Setup of v4:
==> flow/design.v (excerpt) <==
module Remoto(clk,rst,entrada,comando,su,sd,suB,sdB,saida_1,saida1_1,saida2_1,soma_result_1,sinal_A,sinal_B);
Size: roughly 150 flip-flops, about 71 I/O pins, roughly 14,000 µm² of cells after synthesis.
Settings: LEC_CHECK=0, ABC_AREA=1, CAP_MARGIN=20, CORE_MARGIN=2, CORE_UTILIZATION=70, CTS_CLUSTER_SIZE=74, PLACE_DENSITY_LB_ADDON=0.0, SETUP_SLACK_MARGIN=1.91, SLEW_MARGIN=20; clock period 7.17 ns.
run.sh (not shown) runs the stock make flow with config.mk's settings and CLKGATE_MAP_FILE=.
Seen in the log of v4: GRT-0116 during global routing, after which the run never completed.
diff inputs: v4 => v1
diff --git a/flow/config.mk b/flow/config.mk
--- a/flow/config.mk
+++ b/flow/config.mk
@@ -6,10 +6,9 @@
 export NUM_CORES = 4
 export LEC_CHECK = 0
-export ABC_AREA = 1
 export CAP_MARGIN = 20
 export CORE_MARGIN = 2
-export CORE_UTILIZATION = 70
+export CORE_UTILIZATION = 72
 export CTS_CLUSTER_SIZE = 74
+export MAX_ROUTING_LAYER = met4
 export PLACE_DENSITY_LB_ADDON = 0.0
-export SETUP_SLACK_MARGIN = 1.91
 export SLEW_MARGIN = 20
==> flow/constraint.sdc <==
create_clock -name core_clock -period 6.47 [get_ports {clk}]
set_input_delay 1.2940 -clock core_clock [delete_from_list [all_inputs] [get_ports {clk}]]
set_output_delay 1.2940 -clock core_clock [all_outputs]
set_load 0.01 [all_outputs]
- Relative to v4, the area after synthesis of v1 is lower by 1.9%.
- Delta (v1 minus v4): share of the yosys chip area belonging to registers has increased, post-synth area from yosys stat has decreased, initial core utilization has increased, weighted congestion reported at the end of routability-driven placement has decreased.
- In v1 the implementation ran to completion but is not tape-out ready, as the final checks report setup timing.
- From v4 to v1 the numbers moved as follows: placement row count decreased by 1 relative to the old numbers; half-perimeter wire length after detailed placement decreased by about 0.7% relative to the old numbers; number of cells in the yosys synthesis report decreased by 18% relative to the old numbers.
- v1 against v4: number of levels the H-tree was split into saw little to no change; simple-gate portion of the synthesized area shows a reduction of 13 points; XOR/XNOR share of the synthesized area increased 3.4 points.
Input-level comparison between v20 and v1:
diff --git a/flow/config.mk b/flow/config.mk
--- a/flow/config.mk
+++ b/flow/config.mk
@@ -8,7 +8,4 @@
 export CAP_MARGIN = 20
 export CORE_MARGIN = 2
-export CORE_UTILIZATION = 72
-export CTS_CLUSTER_SIZE = 74
-export MAX_ROUTING_LAYER = met4
-export PLACE_DENSITY_LB_ADDON = 0.0
+export CORE_UTILIZATION = 59
 export SLEW_MARGIN = 20
==> flow/constraint.sdc <==
create_clock -name core_clock -period 6.18 [get_ports {clk}]
set_input_delay 1.2360 -clock core_clock [delete_from_list [all_inputs] [get_ports {clk}]]
set_output_delay 1.2360 -clock core_clock [all_outputs]
set_load 0.01 [all_outputs]
==> results <==
- Completing all stages was not enough for v20: its layout failed the final checks because of setup timing.
- When the final numbers for v20 and v1 were put side by side, the cell count after placement turned out to be greater in v20.
- v1 → v20: number of stages on the worst setup path went down 1, final standard cell area without fillers went up 930 µm².
diff inputs: v20 => v15
diff --git a/flow/config.mk b/flow/config.mk
--- a/flow/config.mk
+++ b/flow/config.mk
@@ -8,4 +8,4 @@
 export CAP_MARGIN = 20
 export CORE_MARGIN = 2
-export CORE_UTILIZATION = 59
+export CORE_UTILIZATION = 40
 export SLEW_MARGIN = 20
==> flow/constraint.sdc <==
create_clock -name core_clock -period 11.0 [get_ports {clk}]
set_input_delay 2.2000 -clock core_clock [delete_from_list [all_inputs] [get_ports {clk}]]
set_output_delay 2.2000 -clock core_clock [all_outputs]
set_load 0.01 [all_outputs]
### Flow results
v15 completed every stage of the flow, and the final layout passed the timing, DRC and antenna checks. Run comparison: v15 standard cell with the maximum stage delay on the critical path sky130_fd_sc_hd__dfxtp_1; v20 standard cell with the maximum stage delay on the critical path sky130_fd_sc_hd__dfxtp_4. v15 — critical-path maximum fanout 21 higher, v20 as reference. v20 ended up with saida1_1[6] as its critical path capture point; v15 ended up with saida1_1[5]. Compared v15 vs v20, and switching fraction of total power is up in v15. On post-layout period usage of the worst path, the lower figure sits with v15, not v20. Going from v20 to v15, latest clock arrival within the worst-skew pair did not really move; setup slack increased by 1.12 ns relative to the old numbers; number of buffers inserted to repair setup after CTS down 33; via count went down by 1,212.
Power and IR drop assume default switching activity.
